==> flow/design.v <==
module vedic_mult8_reg (
  input  wire        clk,
  input  wire [7:0]  a,
  input  wire [7:0]  b,
  output reg  [15:0] p
);
  reg  [7:0]  a_q, b_q;
  wire [15:0] prod;
  bit_8_vedic u_mult (.in1(a_q), .in2(b_q), .out(prod));
  always @(posedge clk) begin
    a_q <= a;
    b_q <= b;
    p   <= prod;
  end
endmodule

`timescale 1ns / 1ps
module bit_2_vedic(in1,in2,out);
input [1:0] in1,in2;
output [3:0] out;
wire pp1,pp2,pp3,pp4;
assign pp1=in1[0]&in2[0];
assign pp2=in1[1]&in2[0];
assign pp3=in1[0]&in2[1];
assign pp4=in1[1]&in2[1];
assign out=pp1+{pp2,1'b0}+{pp3,1'b0}+{pp4,2'b00};
endmodule
`timescale 1ns / 1ps
module bit_4_vedic(in1,in2,out);
input [3:0] in1,in2;
output [7:0] out;
wire [3:0] pp1,pp2,pp3,pp4;
bit_2_vedic b1(in1[1:0],in2[1:0],pp1);
bit_2_vedic b2(in1[1:0],in2[3:2],pp2);
bit_2_vedic b3(in1[3:2],in2[1:0],pp3);
bit_2_vedic b4(in1[3:2],in2[3:2],pp4);
assign out=pp1+{pp2,2'b00}+{pp3,2'b00}+{pp4,4'b0000};
endmodule
`timescale 1ns / 1ps
module bit_8_vedic(in1,in2,out);
input [7:0] in1,in2;
output [15:0] out;
wire [7:0] pp1,pp2,pp3,pp4;
bit_4_vedic a1(in1[3:0],in2[3:0],pp1);
bit_4_vedic a2(in1[3:0],in2[7:4],pp2);
bit_4_vedic a3(in1[7:4],in2[3:0],pp3);
bit_4_vedic a4(in1[7:4],in2[7:4],pp4);
assign out=pp1+{pp2,4'b0000}+{pp3,4'b0000}+{pp4,8'b00000000};
endmodule
==> flow/config.mk <==
export PLATFORM = sky130hd
export DESIGN_NAME = vedic_mult8_reg
export DESIGN_NICKNAME = vedic_mult8_reg
export VERILOG_FILES = /design/flow/design.v
export SDC_FILE = /design/flow/constraint.sdc
export NUM_CORES = 4
export LEC_CHECK = 0
export CAP_MARGIN = 20
export CORE_MARGIN = 2
export CORE_UTILIZATION = 57
export SETUP_SLACK_MARGIN = 0.9
export SLEW_MARGIN = 20
==> flow/constraint.sdc <==
create_clock -name core_clock -period 3.41 [get_ports {clk}]
set_input_delay 0.6820 -clock core_clock [delete_from_list [all_inputs] [get_ports {clk}]]
set_output_delay 0.6820 -clock core_clock [all_outputs]
set_load 0.01 [all_outputs]
run.sh (not shown) runs the stock make flow with config.mk's settings and CLKGATE_MAP_FILE=.
The baseline completed and failed the layout checks on setup timing.
Edit:
ABC_AREA = 0   (was default)
CAP_MARGIN = 35   (was 20)
CORE_UTILIZATION = 66   (was 57)
SETUP_SLACK_MARGIN = 1.17   (was 0.9)
clock period = 4.4 ns   (was 3.41 ns; I/O delays follow)
- The new run died in 5_1_grt
- synthesized area is unchanged
- die size falls by roughly a tenth
- synthesized cell count stays the same

========
## wip/maple
RTL: the design.v shown in full above, as it stands there.
clock: 4.66 ns
lec_check: 0
cap_margin: 20
core_margin: 2
core_utilization: 68
setup_slack_margin: -0.31
slew_margin: 20
wip/maple finished all stages; layout check result: FAIL, due to setup timing.
--- input diff wip/maple..wip/sierra ---
Settings: SETUP_SLACK_MARGIN: -0.31 -> unset; CAP_MARGIN: 20 -> 5; CORE_UTILIZATION: 68 -> 72; CTS_CLUSTER_SIZE: unset -> 15; the clock period (ns, I/O delays scaled along): 4.66 -> 2.87.
==> results <==
As of wip/sierra, count of standard-cell rows had fallen by a few percent compared to wip/maple. The die of wip/sierra is smaller than the one used in wip/maple. wip/maple → wip/sierra: post-synthesis average cell area did not really move, Yosys chip area did not really move, placeable core region went down, chip height went down, effective utilization at floorplan went up. wip/sierra ends up with a die boundary width that is about 2.7% lower than in wip/maple. FAIL wip/sierra @ detailed placement: tool exited with error.
The inputs of wip/cedar differ from those of wip/sierra as listed below.
Settings: CTS_CLUSTER_SIZE no longer set, was 15; SETUP_SLACK_MARGIN now -0.32, previously not set; CAP_MARGIN now 20, was 5; CORE_UTILIZATION now 68, was 72; the clock period (ns, I/O delays scaled along) now 4.7, was 2.87.
### Flow results
- Between wip/sierra and wip/cedar, die width increased.
- | wip/cedar | all stages done | FAIL | setup timing |
- wip/sierra → wip/cedar: post-synthesis share of cell area spent on xor and xnor gates roughly the same; weighted congestion reported at the end of routability-driven placement lower; tally of unique sky130hd cells used after synthesis roughly the same; row count higher.
For wip/pepper, these inputs were changed with respect to wip/cedar:
Settings: SETUP_SLACK_MARGIN removed (was -0.32); CORE_UTILIZATION changed from 68 to 64; the clock period (ns, I/O delays scaled along) changed from 4.7 to 3.44.
wip/pepper: post-CTS setup buffer count is 5 higher than what wip/cedar reported.
The routability congestion estimate of wip/pepper falls short of that of wip/cedar by 0.023.
wip/pepper vs wip/cedar — core utilization at floorplan dropped 2.3 points.
[compare] base=wip/cedar new=wip/pepper: fraction of the mapped netlist area in compound gates held, number of cells in the design after placement went up about 5.5%, number of gates resized after CTS went up 17, minimum setup slack after placement went down 0.83 ns, TritonCTS buffer count held.
Changes observed in wip/pepper relative to wip/cedar: horizontal die dimension rose by 2.9%; die size rose by 5.9%; area after synthesis stayed essentially flat.
global routing: wip/pepper exited with error
> inputs changed (wip/pepper -> wip/tundra)
Settings: CORE_UTILIZATION: 64 -> 40; the clock period (ns, I/O delays scaled along): 3.44 -> 5.1.
## What came out
wip/tundra did not stop at any stage, and its layout met the timing, design-rule and antenna checks.
wip/tundra against wip/pepper: count of standard-cell rows went up about 28%; overall die width grew by about 25%; total instance count after detailed placement grew by 7; routability-driven placement congestion ratio now smaller.
Going from wip/pepper to wip/tundra, number of top-level pins level, chip footprint went up by about 56%.
Looking at wip/pepper and wip/tundra, the buffer levels on the longest clock path is a wash.
Input-level comparison between wip/garnet and wip/tundra:
Settings: CELL_PAD_IN_SITES_GLOBAL_PLACEMENT: unset -> 3; CORE_MARGIN: 2 -> 7; CORE_ASPECT_RATIO: unset -> 1.39; ABC_AREA: unset -> 1; CTS_CLUSTER_DIAMETER: unset -> 310; TNS_END_PERCENT: unset -> 5; PLACE_DENSITY_LB_ADDON: unset -> 0.01; SETUP_SLACK_MARGIN: unset -> -0.26; CTS_CLUSTER_SIZE: unset -> 87; HOLD_SLACK_MARGIN: unset -> 0.3.
Notes after the runs:
Cell area power density in wip/garnet vs wip/tundra: down 25 nW/um^2. wip/tundra → wip/garnet: total wirelength of the detailed-routed design up 880 um; non-clock buffer count went down.
Power and IR drop assume default switching activity.
